## lane 1
## ARM
module ARM (
  input         clk,
  input         rst,
  output [31:0] IMEM_ADDR,
  input  [31:0] IMEM_DATA,
  output        SRAM_WE_N,
  output [16:0] SRAM_ADDR,
  output [31:0] SRAM_DQ_OUT,
  input  [31:0] SRAM_DQ_IN
);
  wire [3:0] SW = 4'b1000;
  wire branch_taken, s, WB_en, hazard, SRAM_freeze;
  wire [1:0] sel_src_1, sel_src_2;
  wire [3:0] status_bits, WB_dest, src_1, src_2, forwarding_src_1, forwarding_src_2;
  wire [31:0] branch_address, WB_value, MEM_alu_res_in;
  wire [31:0] IF_pc_out, IF_instruction_out;
  IF_Stage if_stage (
    .clk(clk),
    .rst(rst),
    .freeze(hazard | ~SRAM_freeze),
    .branch_taken(branch_taken),
    .branch_addr(branch_address),
    .instruction_in(IMEM_DATA),
    .pc(IF_pc_out),
    .instruction_address(IMEM_ADDR),
    .instruction(IF_instruction_out)
  );
  wire [31:0] ID_pc_in, ID_instruction_in;
  IF_Stage_Reg if_stage_reg (
    .clk(clk),
    .rst(rst),
    .freeze(hazard | ~SRAM_freeze),
    .flush(branch_taken),
    .pc_in(IF_pc_out),
    .instruction_in(IF_instruction_out),
    .pc_out(ID_pc_in),
    .instruction_out(ID_instruction_in)
  );
  wire ID_two_src, ID_imm, ID_MEM_r_en, ID_MEM_w_en, ID_WB_enable, ID_s, ID_b;
  wire [3:0] ID_dest, ID_exec_cmd;
  wire [11:0] ID_shift_operand;
  wire [23:0] ID_signed_immed_24;
  wire [31:0] ID_pc_out, ID_val_rm, ID_val_rn;
  ...
Settings: LEC_CHECK=0, ABC_AREA=0, CAP_MARGIN=40, CELL_PAD_IN_SITES_DETAIL_PLACEMENT=1, CELL_PAD_IN_SITES_GLOBAL_PLACEMENT=2, CORE_ASPECT_RATIO=0.67, CORE_MARGIN=2, CORE_UTILIZATION=71, CTS_CLUSTER_SIZE=40, GPL_TIMING_DRIVEN=0, HOLD_SLACK_MARGIN=0.15, PLACE_DENSITY_LB_ADDON=0.23, SETUP_SLACK_MARGIN=1.0, SLEW_MARGIN=5, TNS_END_PERCENT=80; clock period 20.0 ns.
run.sh (not shown) runs the stock make flow with config.mk's settings and CLKGATE_MAP_FILE=.
Run status, lane 1: aborted in global placement without I/O, error FLW-0024
[inputs] lane 2 vs lane 1
==> flow/config.mk <==
export PLATFORM = sky130hd
export DESIGN_NAME = ARM
export DESIGN_NICKNAME = ARM
export VERILOG_FILES = /design/flow/design.v
export SDC_FILE = /design/flow/constraint.sdc
export NUM_CORES = 4
export LEC_CHECK = 0
export CAP_MARGIN = 40
export CELL_PAD_IN_SITES_DETAIL_PLACEMENT = 1
export CORE_ASPECT_RATIO = 1.72
export CORE_MARGIN = 2
export CORE_UTILIZATION = 21
export CTS_CLUSTER_SIZE = 40
export SETUP_SLACK_MARGIN = 1.0
export SLEW_MARGIN = 30
==> comparison <==
- Lane 2 completed; timing, DRC and antenna clean
- Lane 2 against lane 1: post-synthesis mux area share closely matched the old numbers; die area has increased; number of register bits inferred by synthesis roughly the same.
Modified inputs, lane 3 compared to lane 2
==> flow/config.mk <==
export PLATFORM = sky130hd
export DESIGN_NAME = ARM
export DESIGN_NICKNAME = ARM
export VERILOG_FILES = /design/flow/design.v
export SDC_FILE = /design/flow/constraint.sdc
export NUM_CORES = 4
export LEC_CHECK = 0
export CAP_MARGIN = 20
export CORE_MARGIN = 2
export CORE_UTILIZATION = 58
export SETUP_SLACK_MARGIN = -1.21
export SLEW_MARGIN = 20
==> flow/constraint.sdc <==
create_clock -name core_clock -period 12.0 [get_ports {clk}]
set_input_delay 2.4000 -clock core_clock [delete_from_list [all_inputs] [get_ports {clk}]]
set_output_delay 2.4000 -clock core_clock [all_outputs]
set_load 0.01 [all_outputs]
Results
The layout from lane 3, despite a flow that completed every stage, fails the layout checks, with the failing checks listed as setup timing.
On register-to-register slack, the higher figure sits with lane 2, not lane 3.
Comparing lane 2 and lane 3, the lower global-route wire length before repair is on lane 3.
Diff lane 2 -> lane 3: logic depth of the worst register-to-register path climbed 2; fraction of area in non-clock buffers climbed 7.1 points; synthesis-to-layout area growth climbed 5.2 points; number of nets in the final layout climbed 711.
Worst hold slack (lane 3 over lane 2): decrease, 0.012 ns

Starting RTL as in the previous note.
clock: 30.4 ns
lec_check: 0
abc_area: 1
cap_margin: 5
cell_pad_in_sites_detail_placement: 1
core_margin: 2
core_utilization: 15
cts_cluster_diameter: 23
gpl_routability_driven: 1
gpl_timing_driven: 1
hold_slack_margin: -0.03
min_routing_layer: met2
place_density_lb_addon: 0.1
setup_slack_margin: 5.0
slew_margin: 10
tns_end_percent: 75
The first run finished with timing, DRC and antenna clean.
Rerun with:
- CELL_PAD_IN_SITES_DETAIL_PLACEMENT: 1 -> 0
- CORE_UTILIZATION: 15 -> 70
- CTS_CLUSTER_DIAMETER: 23 -> 263
- CTS_CLUSTER_SIZE: unset -> 65
- MAX_ROUTING_LAYER: unset -> met4
- MIN_ROUTING_LAYER: met2 -> unset
- PLACE_DENSITY: unset -> 0.65
- PLACE_DENSITY_LB_ADDON: 0.1 -> unset
- SETUP_SLACK_MARGIN: 5.0 -> unset
- SLEW_MARGIN: 10 -> 25
- TNS_END_PERCENT: 75 -> unset
- clock period: 30.4 -> 10.6 ns (I/O delays scaled with it)
With this change the flow failed in 5_1_grt with GRT-0232.
Synthesized area is unchanged.
Die size decreases by 78%.
Synthesized cell count does not change.
Rerun with:
- ABC_AREA: 1 -> unset
- CAP_MARGIN: 5 -> 40
- CELL_PAD_IN_SITES_DETAIL_PLACEMENT: 0 -> unset
- CORE_UTILIZATION: 70 -> 58
- CTS_CLUSTER_DIAMETER: 263 -> unset
- CTS_CLUSTER_SIZE: 65 -> unset
- GPL_ROUTABILITY_DRIVEN: 1 -> unset
- GPL_TIMING_DRIVEN: 1 -> unset
- HOLD_SLACK_MARGIN: -0.03 -> unset
- MAX_ROUTING_LAYER: met4 -> unset
- PLACE_DENSITY: 0.65 -> unset
- SLEW_MARGIN: 25 -> 30
- TNS_END_PERCENT: unset -> 5
- clock period: 10.6 -> 13.9 ns (I/O delays scaled with it)
With this change the flow ran to the end with violations: setup timing.
Area after synthesis goes down by a few percent.
Die size rose by about a fifth.
Synthesized cell count is lower by about a fifth.
Rerun with:
- ABC_AREA: unset -> 1
- CAP_MARGIN: 40 -> 15
- CORE_UTILIZATION: 58 -> 71
- CTS_CLUSTER_DIAMETER: unset -> 376
- CTS_CLUSTER_SIZE: unset -> 49
- TNS_END_PERCENT: 5 -> 100
- clock period: 13.9 -> 10.9 ns (I/O delays scaled with it)
With this change the flow failed in 5_1_grt on GRT-0232.
Synthesized cell count rose by 22%.
Synthesized area went up by 2.7%.
Die size decreases by 16%.
Rerun with:
- ABC_AREA: 1 -> 0
- CAP_MARGIN: 15 -> 40
- CELL_PAD_IN_SITES_DETAIL_PLACEMENT: unset -> 1
- CELL_PAD_IN_SITES_GLOBAL_PLACEMENT: unset -> 2
- CORE_ASPECT_RATIO: unset -> 1.72
- CTS_CLUSTER_DIAMETER: 376 -> unset
- CTS_CLUSTER_SIZE: 49 -> 40
- GPL_TIMING_DRIVEN: unset -> 0
- HOLD_SLACK_MARGIN: unset -> 0.15
- PLACE_DENSITY_LB_ADDON: unset -> 0.23
- SETUP_SLACK_MARGIN: unset -> 1.0
- TNS_END_PERCENT: 100 -> 80
- clock period: 10.9 -> 20.0 ns (I/O delays scaled with it)
Result: The changed run ended with an error in 3_1_place_gp_skip_io, error FLW-0024. Synthesized area fell by 2.7%. Synthesized cell count fell by 18%. Die size fell by 2.5%.

ARM again, from the RTL that the note above started with.
clock: 30.4 ns
lec_check: 0
cap_margin: 5
cell_pad_in_sites_detail_placement: 1
core_margin: 2
core_utilization: 15
cts_cluster_diameter: 263
gpl_routability_driven: 1
gpl_timing_driven: 1
hold_slack_margin: -0.03
min_routing_layer: met2
place_density_lb_addon: 0.1
setup_slack_margin: 5.0
slew_margin: 25
tns_end_percent: 75
The first run produced a clean layout.
Rerun with:
- CAP_MARGIN: 5 -> 40
- CELL_PAD_IN_SITES_DETAIL_PLACEMENT: 1 -> default
- CORE_UTILIZATION: 15 -> 40
- CTS_CLUSTER_DIAMETER: 263 -> default
- GPL_ROUTABILITY_DRIVEN: 1 -> default
- GPL_TIMING_DRIVEN: 1 -> default
- HOLD_SLACK_MARGIN: -0.03 -> default
- MIN_ROUTING_LAYER: met2 -> default
- PLACE_DENSITY_LB_ADDON: 0.1 -> default
- SLEW_MARGIN: 25 -> 30
- TNS_END_PERCENT: 75 -> default
- clock period: 30.4 -> 19.0 ns (I/O delays scaled with it)
Effect:
- non-clock buffer count grows by 249
- die size shrinks by 62%
- global-route usage grows by 8.2 points
- hold slack degrades by 0.0081 ns
Rerun with:
- CELL_PAD_IN_SITES_DETAIL_PLACEMENT: default -> 1
- CELL_PAD_IN_SITES_GLOBAL_PLACEMENT: default -> 2
- CORE_ASPECT_RATIO: default -> 1.72
- CORE_UTILIZATION: 40 -> 21
- CTS_CLUSTER_SIZE: default -> 40
- PLACE_DENSITY_LB_ADDON: default -> 0.23
- SETUP_SLACK_MARGIN: 5.0 -> 1.0
- TNS_END_PERCENT: default -> 80
- clock period: 19.0 -> 20.0 ns (I/O delays scaled with it)
Setup slack degrades by 0.41 ns.
Synthesized area stays the same.
First-iteration DRC count drops by about 50%.
Core utilization goes down by 23 points.
Global-route usage shrinks by 12 points.
Sequential share of layout area is lower by 0.25 points.
Die area grows by 89%.
Cell area grows by about 0.8%.
Hold slack improves by 0.0070 ns.

== build 80 ==
ARM again, from the RTL that the note above started with.
==> flow/config.mk <==
export PLATFORM = sky130hd
export DESIGN_NAME = ARM
export DESIGN_NICKNAME = ARM
export VERILOG_FILES = /design/flow/design.v
export SDC_FILE = /design/flow/constraint.sdc
export NUM_CORES = 4
export LEC_CHECK = 0
export ABC_AREA = 0
export CAP_MARGIN = 40
export CELL_PAD_IN_SITES_DETAIL_PLACEMENT = 0
export CELL_PAD_IN_SITES_GLOBAL_PLACEMENT = 2
export CORE_ASPECT_RATIO = 0.67
export CORE_MARGIN = 2
export CORE_UTILIZATION = 71
export CTS_CLUSTER_SIZE = 40
export GPL_TIMING_DRIVEN = 0
export HOLD_SLACK_MARGIN = 0.15
export MIN_ROUTING_LAYER = met2
export PLACE_DENSITY_LB_ADDON = 0.23
export SETUP_SLACK_MARGIN = 1.0
export SLEW_MARGIN = 5
export TNS_END_PERCENT = 80
==> flow/constraint.sdc <==
create_clock -name core_clock -period 20.0 [get_ports {clk}]
set_input_delay 4.0000 -clock core_clock [delete_from_list [all_inputs] [get_ports {clk}]]
set_output_delay 4.0000 -clock core_clock [all_outputs]
set_load 0.01 [all_outputs]
Build 80 got as far as 3_1_place_gp_skip_io, where a tool error ended the run.
--- input diff build 80..build 81 ---
Settings: putting CTS_CLUSTER_DIAMETER at 263 where nothing was set; swapping 0.23 for 0.1 in PLACE_DENSITY_LB_ADDON; clearing MIN_ROUTING_LAYER, which used to be met2; clearing CELL_PAD_IN_SITES_GLOBAL_PLACEMENT, which used to be 2; clearing ABC_AREA, which used to be 0; swapping 0.15 for -0.03 in HOLD_SLACK_MARGIN; clearing SETUP_SLACK_MARGIN, which used to be 1.0; swapping 5 for 25 in SLEW_MARGIN; swapping 40 for 20 in CAP_MARGIN; clearing TNS_END_PERCENT, which used to be 80; swapping 71 for 57 in CORE_UTILIZATION; clearing CORE_ASPECT_RATIO, which used to be 0.67; putting GPL_ROUTABILITY_DRIVEN at 1 where nothing was set; swapping 0 for 1 in GPL_TIMING_DRIVEN; clearing CTS_CLUSTER_SIZE, which used to be 40; swapping 20.0 for 10.5 in the clock period (ns, I/O delays scaled along).
--- outcome ---
Build 80 did not finish; a tool error ended it in 3_1_place_gp_skip_io.
The flow completed for build 81, but it is not clean: the layout still shows setup timing.
Between build 80 and build 81, the total cell area reported by yosys after synthesis does not differ in any meaningful way.
Synthesized cell count came out exactly the same in build 80 and build 81.
What build 81 reported for height of the chip has to be multiplied by 0.74 to get the figure for build 80.
Against build 80, overall die area in build 81 came out worse.
Compared build 81 against build 80; number of nets in the synthesized netlist within noise.
[inputs] build 93 vs build 81
Settings: changing CAP_MARGIN from 20 to 5; changing CORE_UTILIZATION from 57 to 58; changing the clock period (ns, I/O delays scaled along) from 10.5 to 21.1.
Notes after the runs:
- Build 93 closes out successfully: all stages finished, all timing, DRC and antenna checks passed.
- Build 93 does better than build 81 on die area.
- Number of vias in the routed layout (build 93 vs. build 81) decreases by more than 10%
- First-pass iteration count of the detailed router: higher on build 93
- Build 93 vs build 81 — number of buffers inserted during clock tree synthesis rose 1.1%.
- Build 93 gives less critical path depth than build 81 did.
Modified inputs, build 91 compared to build 93
Settings: changing GPL_TIMING_DRIVEN from 1 to 0; setting MAX_ROUTING_LAYER to met5 for the first time; removing PLACE_DENSITY_LB_ADDON (formerly 0.1); changing HOLD_SLACK_MARGIN from -0.03 to -0.0; setting TNS_END_PERCENT to 45 for the first time; setting SETUP_SLACK_MARGIN to 2.83 for the first time; changing CELL_PAD_IN_SITES_DETAIL_PLACEMENT from 0 to 1; changing SLEW_MARGIN from 25 to 0; changing CORE_UTILIZATION from 58 to 26; setting ABC_AREA to 0 for the first time; setting MIN_ROUTING_LAYER to met1 for the first time; changing CAP_MARGIN from 5 to 20; removing CTS_CLUSTER_DIAMETER (formerly 263); changing the clock period (ns, I/O delays scaled along) from 21.1 to 20.0.
==> comparison <==
Build 91 reached the end of the flow, and the finished layout is clean on the timing, DRC and antenna checks. Looking at build 91 and build 93, the number of buffers on the longest clock path is a wash. Lower worst hold-check slack among build 91 and build 93: build 93. Compared with build 93, build 91 shows largest driver fanout on the critical path lower by 3. Delta (build 91 minus build 93): met2 capacity usage during global routing down 19 points; cell area now sits higher.
Relative to build 91, the following input files were edited for build 95:
Settings: a deleted GPL_ROUTABILITY_DRIVEN that had been 1; a change of SETUP_SLACK_MARGIN from 2.83 to 1.0; a change of CAP_MARGIN from 20 to 40; a deleted MIN_ROUTING_LAYER that had been met1; a change of SLEW_MARGIN from 0 to 30; a deleted ABC_AREA that had been 0; a deleted HOLD_SLACK_MARGIN that had been -0.0; a deleted CELL_PAD_IN_SITES_DETAIL_PLACEMENT that had been 1; a change of CORE_UTILIZATION from 26 to 45; a deleted MAX_ROUTING_LAYER that had been met5; a deleted GPL_TIMING_DRIVEN that had been 0; a deleted TNS_END_PERCENT that had been 45; a change of the clock period (ns, I/O delays scaled along) from 20.0 to 11.8.
Findings:
- Build 95 completed end to end; final checks failed (setup timing).
- The final layout from build 91, which completed every stage, passed the timing, DRC and antenna checks at the end of the flow.
- In the metrics for build 95 and build 91, the one carrying the lower worst-case reg-to-reg path depth is build 91.
- Run comparison: build 91 highest-delay cell along the critical path dfrtp_1; build 95 highest-delay cell along the critical path mux4_2
- Note that the floorplan row count recorded for build 95 amounts to 0.76 times the value seen in build 91.
- Changes observed in build 95 relative to build 91: mean number of vias per cell now larger, post-layout worst setup margin now smaller.
